==> inputs of v28 <==
==> flow/design.v (excerpt) <==
module top_coldstorage(
  input         clk,           
  input         rst_n,         
  output        led_fan,       
  output        led_hum,       
  input         sda_lcd_in,
  output        sda_lcd_oe,
  output        scl_lcd,
  input         rx,
  output        tx
);
clock: 4.15 ns
lec_check: 0
abc_area: 1
cap_margin: 20
core_margin: 2
core_utilization: 72
cts_cluster_diameter: 28
place_density: 0.35
setup_slack_margin: 1.25
slew_margin: 20
run.sh (not shown) runs the stock make flow with config.mk's settings and CLKGATE_MAP_FILE=.
==> inputs of v22, as changes to v28 <==
ABC_AREA = default   (was 1)
CORE_UTILIZATION = 53   (was 72)
CTS_CLUSTER_DIAMETER = default   (was 28)
PLACE_DENSITY = default   (was 0.35)
SETUP_SLACK_MARGIN = default   (was 1.25)
==> flow/constraint.sdc (replaced) <==
create_clock -name core_clock -period 5.41 [get_ports {clk}]
set_input_delay 1.0820 -clock core_clock [delete_from_list [all_inputs] [get_ports {clk}]]
set_output_delay 1.0820 -clock core_clock [all_outputs]
set_load 0.01 [all_outputs]
==> Changelog: implementation <==
### Physical design

* Gate Count Post-Synth at 3,214
* Tool error: [ERROR GRT-0232] Routing congestion too high. Check the congestion heatmap in the GUI.
* CTS Buf Count at 110
* Status: stopped before the end
* Halt Stage: global routing (5_1_grt)
# the run above: v28

==> Changelog: implementation <==
### Changed

* CTS Buf Count at 58
* Gate Count Post-Synth at 2,909
* Status: timing/DRC/antenna clean
* ClkCell Share at 0.0650
# the run above: v22


========
==> inputs of raven <==
top_coldstorage again, from the RTL that the note above started with.
==> flow/design.v (excerpt) <==
module top_coldstorage(
  input         clk,           
  input         rst_n,         
  output        led_fan,       
  output        led_hum,       
  input         sda_lcd_in,
  output        sda_lcd_oe,
  output        scl_lcd,
  input         rx,
  output        tx
);
clock: 8.38 ns
lec_check: 0
abc_area: 1
cap_margin: 10
core_margin: 2
core_utilization: 72
cts_cluster_diameter: 41
cts_cluster_size: 74
place_density: 0.7
setup_slack_margin: 2.12
slew_margin: 20
==> delta (differences from raven) <==
- CAP_MARGIN: 10 -> 20
- CORE_UTILIZATION: 72 -> 70
- CTS_CLUSTER_DIAMETER: 41 -> default
- PLACE_DENSITY: 0.7 -> default
- SETUP_SLACK_MARGIN: 2.12 -> default
==> flow/constraint.sdc (replaced) <==
create_clock -name core_clock -period 5.12 [get_ports {clk}]
set_input_delay 1.0240 -clock core_clock [delete_from_list [all_inputs] [get_ports {clk}]]
set_output_delay 1.0240 -clock core_clock [all_outputs]
set_load 0.01 [all_outputs]
==> onyx (differences from raven) <==
- ABC_AREA: 1 -> default
- CAP_MARGIN: 10 -> 20
- CORE_UTILIZATION: 72 -> 24
- CTS_CLUSTER_DIAMETER: 41 -> default
- CTS_CLUSTER_SIZE: 74 -> default
- PLACE_DENSITY: 0.7 -> default
- SETUP_SLACK_MARGIN: 2.12 -> default
==> flow/constraint.sdc (replaced) <==
create_clock -name core_clock -period 11.1 [get_ports {clk}]
set_input_delay 2.2200 -clock core_clock [delete_from_list [all_inputs] [get_ports {clk}]]
set_output_delay 2.2200 -clock core_clock [all_outputs]
set_load 0.01 [all_outputs]
==> qor.yml <==
syn_area_per_cell_um2: 8.40
grt_pass1_vias: 22601
combGateArea_um2: 11100
power.internal_mw: 4.57
adder_share_pct: 4.26
fp_nets: 3307
inverters: 573
cp.arrival_ns: 4.90
synthTopCellsByArea: "dfrtp_1, inv_1, edfxtp_1"
outcome: "timing/DRC/antenna clean"
gp_congestion: 0.991
placementRows: 70
the above is filed under raven

==> qor.yml <==
met3_usage_pct: 5.08
skew_ns: 0.0222
placementRows: 71
outcome: "timing/DRC/antenna clean"
power.internal_mw: 7.19
adder_share_pct: 4.26
synthTopCellsByArea: "dfrtp_1, inv_1, edfxtp_1"
busiest_layer: "met2"
combGateArea_um2: 11100
grt_pass1_vias: 22720
r2r_slack_ns: 0.70
the above is filed under delta

==> qor.yml <==
synthTopCellsByArea: "dfrtp_1, edfxtp_1, dfstp_2"
power.internal_mw: 3.37
combGateArea_um2: 12800
fp_nets: 3002
worstSetupEndpoint: "uart_string_inst.tx_msg[5][6]"
outcome: "timing/DRC/antenna clean"
inverters: 114
regArea_um2: 13500
antenna_cells: 0
adder_share_pct: 4.37
logic_family: "simple AND/OR/NAND/NOR gates"
flop_cell: "dfrtp_1"
cp.arrival_ns: 6.15
wl_met1_um: 31700
gp_congestion: 0.890
whs_path_depth: 0
cts_setup_buffers: 0
placementRows: 123
syn-instance-count: 2909
wl_met3_um: 2780
grt_pass1_vias: 20039
the above is filed under onyx

